// CONNECTED
module CONNECTED
    (
    input clk, rst,
    input [31:0] mem_rdata,
    output [31:0] mem_addr, mem_wdata,
    output mem_we, mem_re
    );
clock: 5.23 ns
lec_check: 0
cap_margin: 20
core_margin: 2
core_utilization: 70
cts_cluster_size: 37
place_density: 0.6
slew_margin: 20
run.sh (not shown) runs the stock make flow with config.mk's settings and CLKGATE_MAP_FILE=.
The first run failed in global routing (5_1_grt) with GRT-0232.
Then changed:
CORE_UTILIZATION = 32   (was 70)
CTS_CLUSTER_SIZE = default   (was 37)
clock period = 8.71 ns   (was 5.23 ns; I/O delays follow)
=> This time the run passed the timing, DRC and antenna checks; die area grows by about 120%; area after synthesis does not change; synthesized cell count does not change.
Then changed:
CORE_UTILIZATION = 57   (was 32)
clock period = 4.15 ns   (was 8.71 ns; I/O delays follow)
What happened:
- With this change the flow finished but fails on negative setup slack
- setup slack degrades by 2.9 ns
- clock power rises by 100%
- critical path depth rises by 3
- area after synthesis is unchanged
- cell area rises by 8.3%
- sequential share of layout area falls by 3.4 points


CONNECTED again, from the RTL that the note above started with.
clock: 4.03 ns
lec_check: 0
abc_area: 1
cap_margin: 20
core_aspect_ratio: 0.51
core_margin: 4
core_utilization: 25
gpl_routability_driven: 0
gpl_timing_driven: 0
max_routing_layer: met4
place_density_lb_addon: 0.18
setup_slack_margin: -0.23
slew_margin: 20
The baseline finished but fails on setup timing.
Rerun with:
==> flow/config.mk (replaced) <==
export PLATFORM = sky130hd
export DESIGN_NAME = CONNECTED
export DESIGN_NICKNAME = CONNECTED
export VERILOG_FILES = /design/flow/design.v
export SDC_FILE = /design/flow/constraint.sdc
export NUM_CORES = 4
export LEC_CHECK = 0
export CAP_MARGIN = 20
export CORE_MARGIN = 2
export CORE_UTILIZATION = 72
export CTS_CLUSTER_DIAMETER = 376
export CTS_CLUSTER_SIZE = 99
export PLACE_DENSITY = 0.38
export SLEW_MARGIN = 20
export TNS_END_PERCENT = 10
==> flow/constraint.sdc (replaced) <==
create_clock -name core_clock -period 4.15 [get_ports {clk}]
set_input_delay 0.8300 -clock core_clock [delete_from_list [all_inputs] [get_ports {clk}]]
set_output_delay 0.8300 -clock core_clock [all_outputs]
set_load 0.01 [all_outputs]
After rerunning:
- The changed run never finished: it broke off in 5_1_grt with ODB-0269
- synthesized cell count is lower by 35%
- die area is lower by 66%
- area after synthesis is lower by 2.0%
Rerun with:
--- a/flow/config.mk
+++ b/flow/config.mk
@@ -10,4 +10,2 @@
-export CORE_UTILIZATION = 72
-export CTS_CLUSTER_DIAMETER = 376
-export CTS_CLUSTER_SIZE = 99
-export PLACE_DENSITY = 0.38
+export CORE_UTILIZATION = 66
+export PLACE_DENSITY = 0.6
@@ -15 +12,0 @@
-export TNS_END_PERCENT = 10
==> flow/constraint.sdc (replaced) <==
create_clock -name core_clock -period 7.18 [get_ports {clk}]
set_input_delay 1.4360 -clock core_clock [delete_from_list [all_inputs] [get_ports {clk}]]
set_output_delay 1.4360 -clock core_clock [all_outputs]
set_load 0.01 [all_outputs]
Outcome: The new run finished clean; synthesized area is unchanged; die area rises by 8.9%; synthesized cell count stays the same.
Rerun with:
--- a/flow/config.mk
+++ b/flow/config.mk
@@ -7,0 +8 @@
+export ABC_AREA = 1
@@ -10 +11,2 @@
-export CORE_UTILIZATION = 66
+export CORE_UTILIZATION = 40
+export GPL_ROUTABILITY_DRIVEN = 0
@@ -12 +14 @@
-export SLEW_MARGIN = 20
+export SLEW_MARGIN = 0
==> flow/constraint.sdc (replaced) <==
create_clock -name core_clock -period 8.0 [get_ports {clk}]
set_input_delay 1.6000 -clock core_clock [delete_from_list [all_inputs] [get_ports {clk}]]
set_output_delay 1.6000 -clock core_clock [all_outputs]
set_load 0.01 [all_outputs]
Clock skew falls by 0.016 ns.
Cell area rises by 3.6%.
Worst setup slack gains 0.91 ns.
Die size rises by about 70%.
Maximum frequency rises by about 1.4%.
Combinational power falls by 7.3%.
Via count rises by 19%.
Cell count rises by about 55%.


## wip/quartz
Starting RTL as in the previous note.
==> flow/config.mk <==
export PLATFORM = sky130hd
export DESIGN_NAME = CONNECTED
export DESIGN_NICKNAME = CONNECTED
export VERILOG_FILES = /design/flow/design.v
export SDC_FILE = /design/flow/constraint.sdc
export NUM_CORES = 4
export LEC_CHECK = 0
export CAP_MARGIN = 20
export CORE_MARGIN = 2
export CORE_UTILIZATION = 66
export SETUP_SLACK_MARGIN = 1.42
export SLEW_MARGIN = 20
==> flow/constraint.sdc <==
create_clock -name core_clock -period 5.55 [get_ports {clk}]
set_input_delay 1.1100 -clock core_clock [delete_from_list [all_inputs] [get_ports {clk}]]
set_output_delay 1.1100 -clock core_clock [all_outputs]
set_load 0.01 [all_outputs]
The following lists how wip/willow was set up differently from wip/quartz:
# wip/quartz
export LEC_CHECK = 0
export CAP_MARGIN = 20
export CORE_MARGIN = 2
export CORE_UTILIZATION = 66
export SETUP_SLACK_MARGIN = 1.42
export SLEW_MARGIN = 20
create_clock -name core_clock -period 5.55 [get_ports {clk}]
# wip/willow
export LEC_CHECK = 0
export CAP_MARGIN = 20
export CORE_MARGIN = 2
export CORE_UTILIZATION = 40
export PLACE_DENSITY = 0.6
export SLEW_MARGIN = 20
create_clock -name core_clock -period 7.18 [get_ports {clk}]
## What came out
- wip/willow reached the end of the flow, and the finished layout is clean on the timing, DRC and antenna checks.
- For non-clock inverter count in the final layout, wip/quartz and wip/willow come out practically identical.
- Relative to wip/quartz, the portion of the clock cycle consumed by the worst path in the final layout of wip/willow is lower by 0.38 points.
- Looking only at floorplan die width, and setting everything else aside, the higher value of wip/willow and wip/quartz goes to wip/willow.
- Higher fraction of area in registers was reported by wip/willow, not wip/quartz.
- Per the comparison of wip/willow with wip/quartz, estimated wirelength of the detail-placed design moved down; instance count on the critical path moved down; number of antenna violations at the first check in global routing moved down; total routed wirelength moved down; core footprint moved up.
### wip/willow -> wip/indigo
# wip/willow
export LEC_CHECK = 0
export CAP_MARGIN = 20
export CORE_MARGIN = 2
export CORE_UTILIZATION = 40
export PLACE_DENSITY = 0.6
export SLEW_MARGIN = 20
create_clock -name core_clock -period 7.18 [get_ports {clk}]
# wip/indigo
export LEC_CHECK = 0
export ABC_AREA = 1
export CAP_MARGIN = 25
export CELL_PAD_IN_SITES_GLOBAL_PLACEMENT = 3
export CORE_ASPECT_RATIO = 1.96
export CORE_MARGIN = 10
export CORE_UTILIZATION = 38
export GPL_ROUTABILITY_DRIVEN = 1
export GPL_TIMING_DRIVEN = 0
export HOLD_SLACK_MARGIN = 0.27
export PLACE_DENSITY_LB_ADDON = 0.18
export SETUP_SLACK_MARGIN = 0.44
export SLEW_MARGIN = 0
create_clock -name core_clock -period 6.99 [get_ports {clk}]
==> results <==
Compared with wip/willow, in wip/indigo critical path depth now sits higher, final instance area now sits higher, wire length reported by the detailed router now sits higher. Compared with wip/willow, wip/indigo shows total placed cells including tap cells that has gone up by more than a quarter. Taking wip/indigo as 1.0, wip/willow lands at 0.65 on synthesized cell count. Worst setup slack ends up lower on wip/willow. Compared with wip/willow, wip/indigo instantiates a larger number of standard cells. wip/willow has a lower post-detailed-placement half-perimeter wirelength than wip/indigo. CTS clock-pin slew for the worst setup and hold paths: wip/indigo vs wip/willow — no meaningful difference. Wire length of the first global-routing pass (wip/indigo vs. wip/willow) increases by more than half.
Here is what was changed in the inputs of wip/pepper compared with wip/indigo.
# wip/indigo
export LEC_CHECK = 0
export ABC_AREA = 1
export CAP_MARGIN = 25
export CELL_PAD_IN_SITES_GLOBAL_PLACEMENT = 3
export CORE_ASPECT_RATIO = 1.96
export CORE_MARGIN = 10
export CORE_UTILIZATION = 38
export GPL_ROUTABILITY_DRIVEN = 1
export GPL_TIMING_DRIVEN = 0
export HOLD_SLACK_MARGIN = 0.27
export PLACE_DENSITY_LB_ADDON = 0.18
export SETUP_SLACK_MARGIN = 0.44
export SLEW_MARGIN = 0
create_clock -name core_clock -period 6.99 [get_ports {clk}]
# wip/pepper
export LEC_CHECK = 0
export CAP_MARGIN = 20
export CORE_MARGIN = 2
export CORE_UTILIZATION = 68
export CTS_CLUSTER_DIAMETER = 29
export CTS_CLUSTER_SIZE = 21
export PLACE_DENSITY = 0.6
export SLEW_MARGIN = 20
create_clock -name core_clock -period 5.22 [get_ports {clk}]
==> results <==
wip/pepper did not run to completion, as it errored out during 5_1_grt.
Taking wip/indigo as 1.0, wip/pepper lands at 1.7 on number of distinct standard cells referenced by the synthesized netlist.
Die height (lower): wip/pepper
wip/indigo → wip/pepper: synthesized cell count moved down; standard cell area after detailed placement moved down; number of gates given a new drive strength after cts moved up.
Chip area line of the yosys report of wip/pepper falls short of that of wip/indigo by a few percent.
### wip/pepper -> wip/nickel
# wip/pepper
export LEC_CHECK = 0
export CAP_MARGIN = 20
export CORE_MARGIN = 2
export CORE_UTILIZATION = 68
export CTS_CLUSTER_DIAMETER = 29
export CTS_CLUSTER_SIZE = 21
export PLACE_DENSITY = 0.6
export SLEW_MARGIN = 20
create_clock -name core_clock -period 5.22 [get_ports {clk}]
# wip/nickel
export LEC_CHECK = 0
export CAP_MARGIN = 20
export CORE_MARGIN = 2
export CORE_UTILIZATION = 70
export CTS_CLUSTER_SIZE = 42
export PLACE_DENSITY = 0.6
export SLEW_MARGIN = 20
create_clock -name core_clock -period 4.6 [get_ports {clk}]
==> results <==
Of wip/nickel and wip/pepper, not a single run came through the flow clean. wip/nickel did not finish; the tool stopped in 5_1_grt with error GRT-0232. The number of I/O pins of wip/pepper and that of wip/nickel are within noise of each other. Summary of wip/nickel over wip/pepper: detailed placer's ending HPWL higher, setup slack at placement lower. wip/pepper has a lower starting utilization of the core area than wip/nickel. In wip/nickel relative to wip/pepper, total placed cells including tap cells had gone up slightly. The die used by wip/nickel is smaller than the one used by wip/pepper. Count of input and output buffers across wip/nickel and wip/pepper: no real change. Vertical die dimension on wip/nickel is down relative to wip/pepper. Post-cts repair resize count in wip/nickel vs wip/pepper: down about 7%. NOTE: total core area in wip/nickel falls short of that of wip/pepper.
No activity file was given, so power comes from the tool's default toggle rates.
